==> delta <==
==> flow/design.v (excerpt) <==
module execute
#(
	parameter [31:0] RESET = 32'h0000_0000
)
(
	input clk,
	input reset,
	input  [31:0] reg_rdata1,
	input  [31:0] reg_rdata2,
	input  [31:0] execute_imm,
	input  [31:0] pc,
	input  [31:0] fetch_pc,
	input     	immediate_sel,
	input     	mem_write,
	input     	jal,
	input     	jalr,
	input     	lui,
	input     	alu,
	input     	branch,
	input     	arithsubtype,
	input     	mem_to_reg,
	input     	stall_read,
	input  [4:0]  dest_reg_sel,
	input  [2:0]  alu_op,
	input  [1:0]  dmem_raddr,
	input     	wb_branch_i,
	input     	wb_branch_nxt_i,
	output [31:0] alu_operand1,
	output [31:0] alu_operand2,
	output [31:0] write_address,
	output    	branch_stall,
	output reg [31:0] next_pc,
	output reg    	branch_taken,
	output [31:0] wb_result,
	output    	wb_mem_write,
	output    	wb_alu_to_reg,
	output [4:0]  wb_dest_reg_sel,
	output    	wb_branch,
	output    	wb_branch_nxt,
	output    	wb_mem_to_reg,
	output [1:0]  wb_read_address,
	output [2:0]  mem_alu_operation
);
clock: 7.89 ns
lec_check: 0
cap_margin: 20
core_margin: 10
core_utilization: 40
gpl_timing_driven: 0
max_routing_layer: met4
slew_margin: 20
run.sh (not shown) runs the stock make flow with config.mk's settings and CLKGATE_MAP_FILE=.
==> juniper: changes against delta <==
Settings changed: CORE_ASPECT_RATIO set to 1.05, CORE_MARGIN 10 to 2, CORE_UTILIZATION 40 to 35, CTS_CLUSTER_SIZE set to 15, GPL_TIMING_DRIVEN 0 to not set, MAX_ROUTING_LAYER met4 to not set.
==> flow/constraint.sdc (replaced) <==
create_clock -name core_clock -period 12.0 [get_ports {clk}]
set_input_delay 2.4000 -clock core_clock [delete_from_list [all_inputs] [get_ports {clk}]]
set_output_delay 2.4000 -clock core_clock [all_outputs]
set_load 0.01 [all_outputs]
==> xenon: changes against delta <==
Settings changed: ABC_AREA set to 1, CORE_MARGIN 10 to 2, CORE_UTILIZATION 40 to 72, CTS_CLUSTER_DIAMETER set to 361, CTS_CLUSTER_SIZE set to 16, GPL_TIMING_DRIVEN 0 to not set, MAX_ROUTING_LAYER met4 to not set, PLACE_DENSITY_LB_ADDON set to 0.01.
==> flow/constraint.sdc (replaced) <==
create_clock -name core_clock -period 5.46 [get_ports {clk}]
set_input_delay 1.0920 -clock core_clock [delete_from_list [all_inputs] [get_ports {clk}]]
set_output_delay 1.0920 -clock core_clock [all_outputs]
set_load 0.01 [all_outputs]
==> comparison <==
Count of clock-buffer cells in the layout is the same in delta and juniper. Between delta and juniper, the lower clock power is in juniper (gap 51%, measured against juniper). Of delta and juniper, delta has the higher core utilization (gap 14 points). Of delta and juniper, delta has the higher non-clock buffer count (gap 260). Against xenon, the die area of delta is larger by 92%. Against delta, the total power of juniper is smaller by 44%. delta reached the layout checks and failed them: setup timing. xenon ended with an error in 3_3_place_gp, error FLW-0024. juniper produced a clean layout. In delta the first-iteration DRC count is larger than in juniper, by 55%.

==> yarrow: inputs <==
==> flow/design.v <==
localparam  [31: 0] NOP        = 32'h0000_0013;      
localparam  [ 6: 0] LUI     = 7'b0110111,         
                    JAL     = 7'b1101111,         
                    JALR    = 7'b1100111,         
                    BRANCH  = 7'b1100011,         
                    LOAD    = 7'b0000011,         
                    STORE   = 7'b0100011,         
                    ARITHI  = 7'b0010011,         
                    ARITHR  = 7'b0110011;         
localparam  [ 2: 0] BEQ     = 3'b000,
                    BNE     = 3'b001,
                    BLT     = 3'b100,
                    BGE     = 3'b101,
                    BLTU    = 3'b110,
                    BGEU    = 3'b111;
localparam  [ 2: 0] LB      = 3'b000,
                    LH      = 3'b001,
                    LW      = 3'b010,
                    LBU     = 3'b100,
                    LHU     = 3'b101;
localparam  [ 2: 0] SB      = 3'b000,
                    SH      = 3'b001,
                    SW      = 3'b010;
localparam  [ 2: 0] ADD     = 3'b000,     
                    SLL     = 3'b001,
                    SLT     = 3'b010,
                    SLTU    = 3'b011,
                    XOR     = 3'b100,
                    SR      = 3'b101,     
                    OR      = 3'b110,
                    AND     = 3'b111;
`timescale 1ns/1ps
module execute
#(
	parameter [31:0] RESET = 32'h0000_0000
)
(
	input clk,
	input reset,
	input  [31:0] reg_rdata1,
	input  [31:0] reg_rdata2,
	input  [31:0] execute_imm,
	input  [31:0] pc,
	input  [31:0] fetch_pc,
	input     	immediate_sel,
	input     	mem_write,
	input     	jal,
	input     	jalr,
	input     	lui,
	input     	alu,
	input     	branch,
	input     	arithsubtype,
	input     	mem_to_reg,
	input     	stall_read,
	input  [4:0]  dest_reg_sel,
	input  [2:0]  alu_op,
	input  [1:0]  dmem_raddr,
	input     	wb_branch_i,
	input     	wb_branch_nxt_i,
	output [31:0] alu_operand1,
	output [31:0] alu_operand2,
	output [31:0] write_address,
	output    	branch_stall,
	output reg [31:0] next_pc,
	output reg    	branch_taken,
	output [31:0] wb_result,
	output    	wb_mem_write,
	output    	wb_alu_to_reg,
	output [4:0]  wb_dest_reg_sel,
	output    	wb_branch,
	output    	wb_branch_nxt,
	output    	wb_mem_to_reg,
	output [1:0]  wb_read_address,
	output [2:0]  mem_alu_operation
);
localparam  [31: 0] NOP        = 32'h0000_0013;      
localparam  [ 6: 0] LUI     = 7'b0110111,         
                    JAL     = 7'b1101111,         
                    JALR    = 7'b1100111,         
                    BRANCH  = 7'b1100011,         
                    LOAD    = 7'b0000011,         
                    STORE   = 7'b0100011,         
                    ARITHI  = 7'b0010011,         
                    ARITHR  = 7'b0110011;         
localparam  [ 2: 0] BEQ     = 3'b000,
                    BNE     = 3'b001,
                    BLT     = 3'b100,
                    BGE     = 3'b101,
                    BLTU    = 3'b110,
                    BGEU    = 3'b111;
localparam  [ 2: 0] LB      = 3'b000,
                    LH      = 3'b001,
                    LW      = 3'b010,
                    LBU     = 3'b100,
                    LHU     = 3'b101;
localparam  [ 2: 0] SB      = 3'b000,
                    SH      = 3'b001,
                    SW      = 3'b010;
localparam  [ 2: 0] ADD     = 3'b000,     
                    SLL     = 3'b001,
                    SLT     = 3'b010,
                    SLTU    = 3'b011,
                    XOR     = 3'b100,
                    SR      = 3'b101,     
                    OR      = 3'b110,
                    AND     = 3'b111;
reg  [31:0] ex_result;
wire [32:0] ex_result_subs;
wire [32:0] ex_result_subu;
wire [31:0] ex_result_sra = $signed(alu_operand1) >>> alu_operand2[4:0];
assign alu_operand1 = reg_rdata1;
assign alu_operand2 = immediate_sel ? execute_imm : reg_rdata2;  
assign ex_result_subs =
	{alu_operand1[31], alu_operand1} -
	{alu_operand2[31], alu_operand2};
assign ex_result_subu = $unsigned(alu_operand1) - $unsigned(alu_operand2);
assign write_address = alu_operand1 + execute_imm;
assign branch_stall  = wb_branch_nxt_i || wb_branch_i;
always @(*) begin
	next_pc  	= fetch_pc + 4;
	branch_taken = !branch_stall;
	case (1'b1)
    	jal  : next_pc = pc + execute_imm;
    	jalr : next_pc = alu_operand1 + execute_imm;
    	branch: begin
        	case (alu_op)
            	BEQ:  begin
                	next_pc = (ex_result_subs == 0)
                          	? pc + execute_imm
                          	: fetch_pc + 4;
                	if (ex_result_subs != 0)
                    	branch_taken = 1'b0;
            	end
            	BNE:  begin
					next_pc = (ex_result_subs != 0)
                          	? pc + execute_imm
                          	: fetch_pc + 4;
					if (ex_result_subs == 0)
                    	branch_taken = 1'b0;
            	end
            	BLT:  begin
                	next_pc = ex_result_subs[32]
                          	? pc + execute_imm
                          	: fetch_pc + 4;
                	if (!ex_result_subs[32])
                    	branch_taken = 1'b0;
            	end
            	BGE:  begin
                	next_pc = !ex_result_subs[32]
                          	? pc + execute_imm
                          	: fetch_pc + 4;
                	if (ex_result_subs[32])
                    	branch_taken = 1'b0;
            	end
            	BLTU: begin
                	next_pc = ex_result_subu[32]
                          	? pc + execute_imm
                          	: fetch_pc + 4;
                	if (!ex_result_subu[32])
                    	branch_taken = 1'b0;
            	end
            	BGEU: begin
                	next_pc = !ex_result_subu[32]
                          	? pc + execute_imm
                          	: fetch_pc + 4;
                	if (ex_result_subu[32])
                    	branch_taken = 1'b0;
            	end
            	default: next_pc = fetch_pc;  
        	endcase
    	end
    	default: begin     	 
        	next_pc  	= fetch_pc + 4;
        	branch_taken = 1'b0;
    	end
	endcase
end
always @(*) begin
	case (1'b1)
    	mem_write: ex_result = alu_operand2;
    	jal,
    	jalr:  	ex_result = pc + 4;
    	lui:   	ex_result = execute_imm;
    	alu: begin
        	case (alu_op)
            	ADD : ex_result =
                  	arithsubtype
                  	? alu_operand1 - alu_operand2
                  	: alu_operand1 + alu_operand2;
            	SLL : ex_result = alu_operand1 << alu_operand2[4:0];  
            	SLT : ex_result = ex_result_subs[32];
				SLTU: ex_result = ($unsigned(alu_operand1) < $unsigned(alu_operand2)) ? 1 : 0;  
            	XOR : ex_result = alu_operand1 ^ alu_operand2;
            	SR  : ex_result =
                  	arithsubtype
                  	? ex_result_sra
                  	: alu_operand1 >> alu_operand2[4:0];
            	OR  : ex_result = alu_operand1 | alu_operand2;
            	AND : ex_result = alu_operand1 & alu_operand2;
            	default: ex_result = 'hx;
        	endcase
    	end
    	default: ex_result = 'hx;
	endcase
end
ex_mem_wb_reg u_ex_mem_wb (
	.clk        	(clk),
	.reset_n    	(reset),
	.stall_n    	(stall_read),
	.ex_result  	(ex_result),
	.mem_write  	(mem_write && !branch_stall),
	.alu_to_reg 	(alu | lui | jal |
                  	jalr | mem_to_reg),
	.dest_reg_sel   (dest_reg_sel),
	.branch_taken   (branch_taken),
	.mem_to_reg 	(mem_to_reg),
	.read_address   (dmem_raddr),
	.alu_operation  (alu_op),
	.ex_mem_result    	(wb_result),
	.ex_mem_mem_write 	(wb_mem_write),
	.ex_mem_alu_to_reg	(wb_alu_to_reg),
	.ex_mem_dest_reg_sel  (wb_dest_reg_sel),
	.ex_mem_branch    	(wb_branch),
	.ex_mem_branch_nxt	(wb_branch_nxt),
	.ex_mem_mem_to_reg	(wb_mem_to_reg),
	.ex_mem_read_address  (wb_read_address),
	.ex_mem_alu_operation (mem_alu_operation)
);
endmodule
module ex_mem_wb_reg (
	input     	clk,
	input     	reset_n,
	input     	stall_n,
	input  [31:0] ex_result,
	input     	mem_write,
	input     	alu_to_reg,
	input  [4:0]  dest_reg_sel,
	input     	branch_taken,
	input     	mem_to_reg,
	input  [1:0]  read_address,
	input  [2:0]  alu_operation,
	output reg [31:0] ex_mem_result,
	output reg    	ex_mem_mem_write,
	output reg    	ex_mem_alu_to_reg,
	output reg [4:0]  ex_mem_dest_reg_sel,
	output reg    	ex_mem_branch,
	output reg    	ex_mem_branch_nxt,
	output reg    	ex_mem_mem_to_reg,
	output reg [1:0]  ex_mem_read_address,
	output reg [2:0]  ex_mem_alu_operation
);
always @(posedge clk or negedge reset_n) begin
	if (!reset_n) begin
    	ex_mem_result     	<= 32'h0;
    	ex_mem_mem_write  	<= 1'b0;
    	ex_mem_alu_to_reg 	<= 1'b0;
    	ex_mem_dest_reg_sel   <= 5'h0;
    	ex_mem_branch     	<= 1'b0;
    	ex_mem_branch_nxt 	<= 1'b0;
    	ex_mem_mem_to_reg 	<= 1'b0;
    	ex_mem_read_address   <= 2'h0;
    	ex_mem_alu_operation  <= 3'h0;
	end
	else if (!stall_n) begin
    	ex_mem_result     	<= ex_result;
    	ex_mem_mem_write  	<= mem_write;
    	ex_mem_alu_to_reg 	<= alu_to_reg;
    	ex_mem_dest_reg_sel   <= dest_reg_sel;
    	ex_mem_branch     	<= branch_taken;
    	ex_mem_branch_nxt 	<= ex_mem_branch;   
    	ex_mem_mem_to_reg 	<= mem_to_reg;
    	ex_mem_read_address   <= read_address;
    	ex_mem_alu_operation  <= alu_operation;
	end
end
endmodule
==> flow/run.sh <==
#!/bin/bash
# the make line also repeats each setting of config.mk as NAME=value (left out here)
make -C /OpenROAD-flow-scripts/flow DESIGN_CONFIG=/design/flow/config.mk WORK_HOME=/design/flow/orfs CLKGATE_MAP_FILE= finish
==> flow/config.mk <==
export PLATFORM = sky130hd
export DESIGN_NAME = execute
export DESIGN_NICKNAME = execute
export VERILOG_FILES = /design/flow/design.v
export SDC_FILE = /design/flow/constraint.sdc
export NUM_CORES = 4
export LEC_CHECK = 0
export CAP_MARGIN = 20
export CORE_MARGIN = 2
export CORE_UTILIZATION = 40
export SLEW_MARGIN = 20
==> flow/constraint.sdc <==
create_clock -name core_clock -period 11.5 [get_ports {clk}]
set_input_delay 2.3000 -clock core_clock [delete_from_list [all_inputs] [get_ports {clk}]]
set_output_delay 2.3000 -clock core_clock [all_outputs]
set_load 0.01 [all_outputs]
==> ember (differences from yarrow) <==
CORE_UTILIZATION = 72   (was 40)
PLACE_DENSITY = 0.39   (was default)
==> flow/constraint.sdc (replaced) <==
create_clock -name core_clock -period 10.3 [get_ports {clk}]
set_input_delay 2.0600 -clock core_clock [delete_from_list [all_inputs] [get_ports {clk}]]
set_output_delay 2.0600 -clock core_clock [all_outputs]
set_load 0.01 [all_outputs]
==> results <==
| metric | ember | yarrow |
|---|---|---|
| Clock buffer count from CTS | 5 | 5 |
| Async set-or-reset flop fraction in the synthesized netlist | 1.00 | 1.00 |
| Vertical extent of the die | 162 um | 216 um |
| Result of the run | did not finish | complete, no violations |
| Stage where the flow stopped | global routing | - |
| DP Wirelength | 75100 um | 87700 um |
| Total die area | 26300 um2 | 46700 um2 |
| Rows | 57 | 77 |
| Post-synth EDFFs | 0 | 0 |
| Pre-placement core utilization | 0.737 | 0.406 |
| Worst setup timing slack at the placement stage | -0.0478 ns | 0.656 ns |
| Placed cell count | 3225 | 3519 |
| Number of buffers inserted to repair setup after CTS | 0 | 0 |
| Total cell area at the placement stage | 21900 um2 | 22400 um2 |
| Final RePlAce weighted congestion | 1.32 | 1.06 |
| Resized cells post-CTS | 1 | 0 |
| Sequential share of the synthesized area | 0.0654 | 0.0654 |
| Horizontal die dimension | 162 um | 216 um |
| Core area | 24400 um2 | 44300 um2 |
| YS warnings | 2 | 2 |
No activity file was given, so power comes from the tool's default toggle rates.
